==> build 73 <==
==> flow/design.v <==
module adder_32b (a , b, cin, cout, sum);
  input [31:0] a, b;
  input cin;
  output cout;
  output [31:0] sum;
  assign {cout, sum} = a + b + cin;
endmodule
module alu (a, b, ctrl, y, zero);
  input signed [31:0] a, b;
  input [2:0] ctrl;
  output [31:0] y;
  output zero;
  assign y =  (ctrl == 3'b000) ? (a & b) :
              (ctrl == 3'b001) ? (a | b) : 
              (ctrl == 3'b010) ? (a + b) :
              (ctrl == 3'b110) ? (a - b) : ((a<b) ? 32'd1: 32'd0);
  assign zero = (y == 32'd0) ? 1'b1 : 1'b0;
endmodule
module alu_controller (alu_op, func, operation);
  input [1:0] alu_op;
  input [5:0] func;
  output [2:0] operation;
  reg [2:0] operation;
  always @(alu_op, func)
  begin
    operation = 3'b000;
    if (alu_op == 2'b00)         
      operation = 3'b010;
    else if (alu_op == 2'b01)    
      operation = 3'b110;
    else if (alu_op == 2'b10)
      begin
        case (func)
          6'b100000: operation = 3'b010;   
          6'b100011: operation = 3'b110;   
          6'b100100: operation = 3'b000;   
          6'b100101: operation = 3'b001;   
          6'b101010: operation = 3'b111;   
          default:   operation = 3'b000;
        endcase
      end
      else 
          operation = 3'b111;  
  end
endmodule
module controller 
( opcode, func, zero, reg_dst, mem_to_reg,
 reg_write, alu_src, mem_read, mem_write, pc_src,
  operation, jSel, wRsel, jalSel, pcSel
                  );
    input [5:0] opcode;
    input [5:0] func;
    input zero;
    output  reg_dst, mem_to_reg, reg_write, alu_src, 
            mem_read, mem_write, pc_src ,jSel,wRsel,jalSel,pcSel ;
    reg     reg_dst, mem_to_reg, reg_write, 
            alu_src, mem_read, mem_write, jSel,
            wRsel, jalSel, pcSel, temp; 
    output [2:0] operation;
    reg [1:0] alu_op;     
    reg branch;   
    alu_controller ALU_CTRL(alu_op, func, operation);
    always @(opcode)
    begin
      {reg_dst, alu_src, mem_to_reg, reg_write, mem_read, mem_write, branch, alu_op,jSel,wRsel,jalSel,pcSel} = 13'b0;
      case (opcode)
        6'b000000 : {reg_dst, reg_write, alu_op ,jSel,wRsel} = 6'b111011;   
        6'b100011 : {alu_src, mem_to_reg, reg_write, mem_read,jSel,wRsel} = 6'b111111; 
        6'b101011 : {alu_src, mem_write,jSel} = 3'b111;                                 
        6'b000100 : {branch, alu_op,jSel} = 4'b1011; 
        6'b001001: {reg_write, alu_src,jSel,wRsel} = 4'b1111; 
        6'b000010:  ; 
        6'b000011: {reg_write,jalSel} = 2'b11 ; 
        6'b000110: {jSel,pcSel} = 2'b11 ; 
        6'b001010: {reg_write,wRsel,alu_src,alu_op,jSel} = 6'b111111; 
      endcase
    end
    assign pc_src = branch & zero;
endmodule
module mux2to1_32b (i0, i1, sel, y);
  input [31:0] i0, i1;
  input sel;
  output [31:0] y;
  assign y = (sel==1'b1) ? i1 : i0;
endmodule
module mux2to1_5b (i0, i1, sel, y);
  input [4:0] i0, i1;
  input sel;
  output [4:0] y;
  assign y = (sel==1'b1) ? i1 : i0;
endmodule
module reg_32b (d_in, sclr, ld, clk, d_out);
  input [31:0] d_in;
  input sclr, ld, clk;
  output [31:0] d_out;
  reg [31:0] d_out;
  always @(posedge clk)
  begin
    if (sclr==1'b1)
      d_out <= 32'd0;
    else if (ld)
      d_out <= d_in;
  end
endmodule
module reg_file (wr_data, rd_reg1, rd_reg2, wr_reg, reg_write, rst, clk, rd_data1, rd_data2);
  input [31:0] wr_data;
  input [4:0] rd_reg1, rd_reg2, wr_reg;
  input reg_write, rst, clk;
  output [31:0] rd_data1, rd_data2;
  reg [31:0] register_file [0:31];
  integer i;
  assign rd_data1 = (rd_reg1 == 5'b0) ? 32'd0 : register_file[rd_reg1];
  assign rd_data2 = (rd_reg2 == 5'b0) ? 32'd0 : register_file[rd_reg2];
  always @(posedge clk)
    if (rst == 1'b1)
      for (i=0; i<32 ; i=i+1 )
        register_file[i] <= 32'd0;
    else if (reg_write == 1'b1)
      if(wr_reg != 5'd0)
        register_file[wr_reg] <= wr_data;
endmodule
module shl2 (d_in, d_out);
  input [31:0] d_in;
  output [31:0] d_out;
  assign d_out = d_in << 2;
endmodule
module shl2_26bit (d_in, d_out);
  input [25:0] d_in;
  output [27:0] d_out;
  assign d_out = {d_in  , 2'b0};
endmodule
module sign_ext (d_in, d_out);
  input [15:0] d_in;
  output [31:0] d_out;
  assign d_out = {{16{d_in[15]}}, d_in};
endmodule
module datapath ( clk, rst, inst_adr, inst, data_adr,
data_out, data_in ,regDst, mem_to_reg, alu_src,
 pc_src, alu_ctrl, reg_write,zero, jalSel, wRsel, jSel, pcSel
                 );
  input  clk, rst;
  input jalSel,wRsel,jSel,pcSel;
  output [31:0] inst_adr;
  input  [31:0] inst;
  output [31:0] data_adr;
  output [31:0] data_out;
  input  [31:0] data_in;
  input  regDst, mem_to_reg, alu_src, pc_src, reg_write;
  input  [2:0] alu_ctrl;
  output zero;
  wire [31:0] pc_out;
  wire cout_pc_adder;
  wire [31:0] pc_plus4;
  wire cout_pc_adder2;
  wire [31:0] read_data1, read_data2;
  wire [31:0] sgn_ext_out;
  wire [31:0] mux2_out;
  wire [31:0] alu_out;
  wire [31:0] adder2_out;
  wire [31:0] shl2_out;
  wire [31:0] mux3_out;
  wire [31:0] mux4_out;
  wire [4:0]  mux1_out;
  wire [4:0] mux5_out;
  wire [31:0] mux6_out;
  wire [31:0] mux7_out;
  wire [31:0] mux8_out;
  wire [27:0] outShl ;
  wire [31:0] jAdr ;
  reg_32b PC(mux8_out, rst, 1'b1, clk, pc_out);
  adder_32b ADDER_PC (pc_out , 32'd4, 1'b0, cout_pc_adder, pc_plus4);
  adder_32b ADDER2_PC(pc_plus4, shl2_out, 1'b0, cout_pc_adder2, adder2_out);
  mux2to1_32b MUX_6(pc_plus4, adder2_out, pc_src, mux3_out);
  shl2 SHL2(sgn_ext_out, shl2_out);
  mux2to1_32b MUX_7(mux3_out,read_data1, pcSel , mux7_out);
  shl2_26bit SHL2_26to28(inst[25:0], outShl);
  mux2to1_32b MUX_8(jAdr,mux7_out, jSel , mux8_out);
  mux2to1_5b MUX_1(inst[20:16], inst[15:11], regDst, mux1_out);
  mux2to1_5b MUX_2(mux1_out, 5'd31 , jalSel, mux5_out);
  mux2to1_32b MUX_3(pc_plus4, mux4_out, wRsel, mux6_out);
  reg_file  RF(mux6_out, inst[25:21], inst[20:16], mux5_out, reg_write, rst, clk, read_data1, read_data2);
  sign_ext SGN_EXT(inst[15:0], sgn_ext_out);
  mux2to1_32b MUX_5(read_data2, sgn_ext_out, alu_src, mux2_out);
  alu ALU(read_data1, mux2_out, alu_ctrl, alu_out, zero);
  mux2to1_32b MUX_4(alu_out, data_in, mem_to_reg, mux4_out);
  assign inst_adr = pc_out;
  assign data_adr = alu_out;
  assign data_out = read_data2;
  assign jAdr = {pc_plus4[31:28],outShl};
endmodule
module mips_single_cycle 
(rst, clk, inst_adr, inst, data_adr, data_in,
 data_out, mem_read, mem_write);
  input rst, clk;
  output [31:0] inst_adr;
  input  [31:0] inst;
  output [31:0] data_adr;
  input  [31:0] data_in;
  output [31:0] data_out;
  output mem_read, mem_write;
  wire reg_dst, mem_to_reg, alu_src,
   pc_src, reg_write, zero,jalSel,wRsel,jSel,pcSel;
  wire [2:0] alu_ctrl;
  datapath DP(  
    clk, rst, inst_adr, inst, data_adr,
    data_out, data_in ,reg_dst, mem_to_reg, alu_src, 
    pc_src, alu_ctrl, reg_write,
    zero, jalSel, wRsel, jSel, pcSel
            );
  controller CU(  
    inst[31:26], inst[5:0], zero, reg_dst,
     mem_to_reg, reg_write, alu_src,
      mem_read, mem_write, pc_src, alu_ctrl,
       jSel, wRsel, jalSel, pcSel
                );
endmodule
==> flow/run.sh <==
#!/bin/bash
# the make line also repeats each setting of config.mk as NAME=value (left out here)
make -C /OpenROAD-flow-scripts/flow DESIGN_CONFIG=/design/flow/config.mk WORK_HOME=/design/flow/orfs CLKGATE_MAP_FILE= finish
==> flow/config.mk <==
export PLATFORM = sky130hd
export DESIGN_NAME = mips_single_cycle
export DESIGN_NICKNAME = mips_single_cycle
export VERILOG_FILES = /design/flow/design.v
export SDC_FILE = /design/flow/constraint.sdc
export NUM_CORES = 4
export LEC_CHECK = 0
export ABC_AREA = 0
export CAP_MARGIN = 25
export CELL_PAD_IN_SITES_DETAIL_PLACEMENT = 0
export CORE_MARGIN = 2
export CORE_UTILIZATION = 62
export CTS_CLUSTER_DIAMETER = 23
export CTS_CLUSTER_SIZE = 81
export GPL_ROUTABILITY_DRIVEN = 0
export GPL_TIMING_DRIVEN = 0
export MAX_ROUTING_LAYER = met5
export PLACE_DENSITY_LB_ADDON = 0.01
export SLEW_MARGIN = 20
==> flow/constraint.sdc <==
create_clock -name core_clock -period 13.4 [get_ports {clk}]
set_input_delay 2.6800 -clock core_clock [delete_from_list [all_inputs] [get_ports {clk}]]
set_output_delay 2.6800 -clock core_clock [all_outputs]
set_load 0.01 [all_outputs]
==> trial 18 (differences from build 73) <==
ABC_AREA = default   (was 0)
CAP_MARGIN = 20   (was 25)
CELL_PAD_IN_SITES_DETAIL_PLACEMENT = default   (was 0)
CORE_UTILIZATION = 71   (was 62)
CTS_CLUSTER_DIAMETER = 364   (was 23)
CTS_CLUSTER_SIZE = 100   (was 81)
GPL_ROUTABILITY_DRIVEN = default   (was 0)
GPL_TIMING_DRIVEN = default   (was 0)
MAX_ROUTING_LAYER = default   (was met5)
PLACE_DENSITY = 0.39   (was default)
PLACE_DENSITY_LB_ADDON = default   (was 0.01)
TNS_END_PERCENT = 5   (was default)
==> flow/constraint.sdc (replaced) <==
create_clock -name core_clock -period 6.03 [get_ports {clk}]
set_input_delay 1.2060 -clock core_clock [delete_from_list [all_inputs] [get_ports {clk}]]
set_output_delay 1.2060 -clock core_clock [all_outputs]
set_load 0.01 [all_outputs]
==> trial 3 (differences from build 73) <==
ABC_AREA = default   (was 0)
CAP_MARGIN = 20   (was 25)
CELL_PAD_IN_SITES_DETAIL_PLACEMENT = default   (was 0)
CORE_UTILIZATION = 72   (was 62)
CTS_CLUSTER_DIAMETER = 347   (was 23)
CTS_CLUSTER_SIZE = 10   (was 81)
GPL_ROUTABILITY_DRIVEN = default   (was 0)
GPL_TIMING_DRIVEN = default   (was 0)
MAX_ROUTING_LAYER = default   (was met5)
PLACE_DENSITY = 0.42   (was default)
PLACE_DENSITY_LB_ADDON = default   (was 0.01)
SETUP_SLACK_MARGIN = 1.39   (was default)
TNS_END_PERCENT = 40   (was default)
==> flow/constraint.sdc (replaced) <==
create_clock -name core_clock -period 5.71 [get_ports {clk}]
set_input_delay 1.1420 -clock core_clock [delete_from_list [all_inputs] [get_ports {clk}]]
set_output_delay 1.1420 -clock core_clock [all_outputs]
set_load 0.01 [all_outputs]
==> notes <==
Trial 3 died in global routing. Build 73 ran to the end with violations: setup timing. Trial 18 died in global routing.
The highest die size belongs to build 73, the lowest to trial 3.
In synthesized area, trial 3 and trial 18 do not differ.
Synthesized cell count is the same in trial 3 and trial 18.
==> figures <==
item	build 73	trial 3	trial 18
Post_cts resized	25	459	364
Area of the core	98300 um2	84900 um2	85500 um2
Post-CTS setup repair buffer count	0	132	87
Netlist cell types	91	91	91
Dominant synthesized flop cell	sky130_fd_sc_hd__edfxtp_1	sky130_fd_sc_hd__edfxtp_1	sky130_fd_sc_hd__edfxtp_1
DP Wirelength	193000 um	174000 um	174000 um
Level count of the clock H-tree	5	3	1
Vertical extent of the die	319 um	296 um	298 um
Row Count	115	107	107
RD Place Congestion	-	1.09	1.10
Mean Syn Cell Area	12.8 um2	12.8 um2	12.8 um2
Number of port buffers	152	163	163
Worst slack at placement	-1030 ps	-2360 ps	-2120 ps
Cell taking the most area after synthesis	sky130_fd_sc_hd__edfxtp_1	sky130_fd_sc_hd__edfxtp_1	sky130_fd_sc_hd__edfxtp_1
Instance count after placement with tap cells included	6344	6590	6528
Max Buffers Root-to-Sink	4	3	3
Number of buffers inserted during clock tree synthesis	317	115	14
Init Core Util	0.626	0.724	0.719
DIE WIDTH	319 um	296 um	298 um
Number of standard cells reported by yosys	4811	4811	4811
Die footprint	102000 um2	87700 um2	89000 um2
Cell Area, Placed	66000 um2	71500 um2	71000 um2
Outcome	finished with violations	aborted with a tool error	aborted with a tool error
Stage where the flow stopped	-	global routing	global routing
Reasons for failing layout checks	setup timing	-	-

* * *

==> 06-14 <==
RTL: the design.v shown in full above, as it stands there.
==> flow/config.mk <==
export PLATFORM = sky130hd
export DESIGN_NAME = mips_single_cycle
export DESIGN_NICKNAME = mips_single_cycle
export VERILOG_FILES = /design/flow/design.v
export SDC_FILE = /design/flow/constraint.sdc
export NUM_CORES = 4
export LEC_CHECK = 0
export CAP_MARGIN = 20
export CORE_MARGIN = 2
export CORE_UTILIZATION = 58
export SETUP_SLACK_MARGIN = 1.38
export SLEW_MARGIN = 20
==> flow/constraint.sdc <==
create_clock -name core_clock -period 5.99 [get_ports {clk}]
set_input_delay 1.1980 -clock core_clock [delete_from_list [all_inputs] [get_ports {clk}]]
set_output_delay 1.1980 -clock core_clock [all_outputs]
set_load 0.01 [all_outputs]
run.sh (not shown) runs the stock make flow with config.mk's settings and CLKGATE_MAP_FILE=.
==> inputs of 06-08, as changes to 06-14 <==
--- a/flow/config.mk
+++ b/flow/config.mk
@@ -7,6 +7,7 @@
 export LEC_CHECK = 0
 export CAP_MARGIN = 20
 export CORE_MARGIN = 2
-export CORE_UTILIZATION = 58
-export SETUP_SLACK_MARGIN = 1.38
+export CORE_UTILIZATION = 61
+export MAX_ROUTING_LAYER = met4
+export SETUP_SLACK_MARGIN = -0.43
 export SLEW_MARGIN = 20
==> comparison <==
06-08 finished but failed the layout checks on setup timing. 06-14 completed, yet does not pass: setup timing. Of 06-08 and 06-14, 06-08 has the higher first-iteration DRC count (gap 14%, measured against 06-14). Between 06-08 and 06-14, the lower register-to-register slack is in 06-14 (gap 0.28 ns). In 06-14 the die area is higher than in 06-08, by about 5%. Against 06-08, the via count of 06-14 is lower by about 2%. Against 06-14, the power of 06-08 is lower by 1.0%.

* * *

==> run a <==
// mips_single_cycle: RTL as listed in full above, without the edits since
clock: 7.32 ns
lec_check: 0
cap_margin: 20
core_margin: 2
core_utilization: 66
max_routing_layer: met4
setup_slack_margin: 1.07
slew_margin: 20
==> inputs of run b, as changes to run a <==
Settings changed: CORE_UTILIZATION 66 to 65, MAX_ROUTING_LAYER met4 to unset, SETUP_SLACK_MARGIN 1.07 to unset.
==> flow/constraint.sdc (replaced) <==
create_clock -name core_clock -period 8.95 [get_ports {clk}]
set_input_delay 1.7900 -clock core_clock [delete_from_list [all_inputs] [get_ports {clk}]]
set_output_delay 1.7900 -clock core_clock [all_outputs]
set_load 0.01 [all_outputs]
==> inputs of run c, as changes to run a <==
Settings changed: CORE_UTILIZATION 66 to 61, SETUP_SLACK_MARGIN 1.07 to 1.57.
==> flow/constraint.sdc (replaced) <==
create_clock -name core_clock -period 5.99 [get_ports {clk}]
set_input_delay 1.1980 -clock core_clock [delete_from_list [all_inputs] [get_ports {clk}]]
set_output_delay 1.1980 -clock core_clock [all_outputs]
set_load 0.01 [all_outputs]
==> inputs of run d, as changes to run a <==
Settings changed: CORE_UTILIZATION 66 to 60, CTS_CLUSTER_SIZE set to 61, HOLD_SLACK_MARGIN set to 0.3, MAX_ROUTING_LAYER met4 to unset, SETUP_SLACK_MARGIN 1.07 to 1.38.
==> flow/constraint.sdc (replaced) <==
create_clock -name core_clock -period 5.99 [get_ports {clk}]
set_input_delay 1.1980 -clock core_clock [delete_from_list [all_inputs] [get_ports {clk}]]
set_output_delay 1.1980 -clock core_clock [all_outputs]
set_load 0.01 [all_outputs]
==> datasheet_impl.txt <==
Table: implementation figures

Parameter                              Value

Outcome
  Last stage reached    5_1_grt
  Halt Reason    [ERROR GRT-0232] Routing congestion too high. Check the congestion heatmap in the GUI.
  Result of the run    aborted with a tool error

Placed design
  Placer Congestion    1.07
  Total cell area at the placement stage    0.0708 mm2

Die
  Number of standard-cell rows in the floorplan    111
  Chip height    309 um
  Die X    309 um
  Floorplan utilization    66.9%
  Total Die Area    0.0956 mm2
  Standard cell core area    0.0919 mm2

Global routing
  Global-route track usage on met1    80.4%
  Overall track demand over capacity in global routing    80.7%
  Met3 demand-to-capacity share in global routing    66.9%
  Total grt overflow    111
  Met2 usage in global routing    92.9%

Clock tree
  Number of clock buffers inserted by TritonCTS    104
  Buffers inserted during post-CTS setup optimization    52
[end of results for run a]
==> datasheet_impl.txt <==
Physical implementation characteristics

Parameter                              Value

Outcome
  Result of the run    failed layout checks
  Fail Reasons    setup timing

Global routing
  Met2 usage in global routing    75.6%
  Met3 demand-to-capacity share in global routing    16.9%
  Global-route track usage on met1    58.4%
  Overall track demand over capacity in global routing    49.8%

Die
  Total Die Area    0.105 mm2
  Die X    324 um
  Standard cell core area    0.102 mm2

Placed design
  Total cell area at the placement stage    0.0719 mm2
  Placer Congestion    1.03

Final timing
  Slack of the critical path    -1.45 ns
  Endpoints failing setup    806
[end of results for run d]
==> datasheet_impl.txt <==
Physical implementation characteristics

Parameter                              Value

Outcome
  Result of the run    failed layout checks
  Fail Reasons    setup timing

Clock tree
  Buffers inserted during post-CTS setup optimization    103
  Number of clock buffers inserted by TritonCTS    106

Placed design
  Placer Congestion    1.09
  Total cell area at the placement stage    0.0717 mm2

Die
  Standard cell core area    0.100 mm2
  Chip height    321 um
  Die X    321 um
  Total Die Area    0.103 mm2

Global routing
  Met3 demand-to-capacity share in global routing    13.5%
  Met2 usage in global routing    73.5%
  Overall track demand over capacity in global routing    49.8%

Final timing
  Endpoints failing setup    744
  Slack of the critical path    -1.59 ns
[end of results for run c]
==> datasheet_impl.txt <==
Physical implementation characteristics

Parameter                              Value

Die
  Number of standard-cell rows in the floorplan    112
  Floorplan utilization    65.8%
  Standard cell core area    0.0935 mm2
  Die X    312 um
  Total Die Area    0.0971 mm2

Clock tree
  Number of clock buffers inserted by TritonCTS    106
  Buffers inserted during post-CTS setup optimization    9

Placed design
  Total cell area at the placement stage    0.0689 mm2
  Dpl cells    6459

Global routing
  Overall track demand over capacity in global routing    51.8%
  Total grt overflow    0
  Global-route track usage on met1    60.2%
  Met3 demand-to-capacity share in global routing    20.4%

Final timing
  Endpoints failing setup    2
  Slack of the critical path    -0.138 ns

Power and ir drop
  Internal power    9.84 mW

Outcome
  Result of the run    failed layout checks
  Fail Reasons    setup timing

Final layout
  Final design area excluding fillers    0.0733 mm2
[end of results for run b]
Power figures rest on the tool's default switching activity, not on a simulated workload.
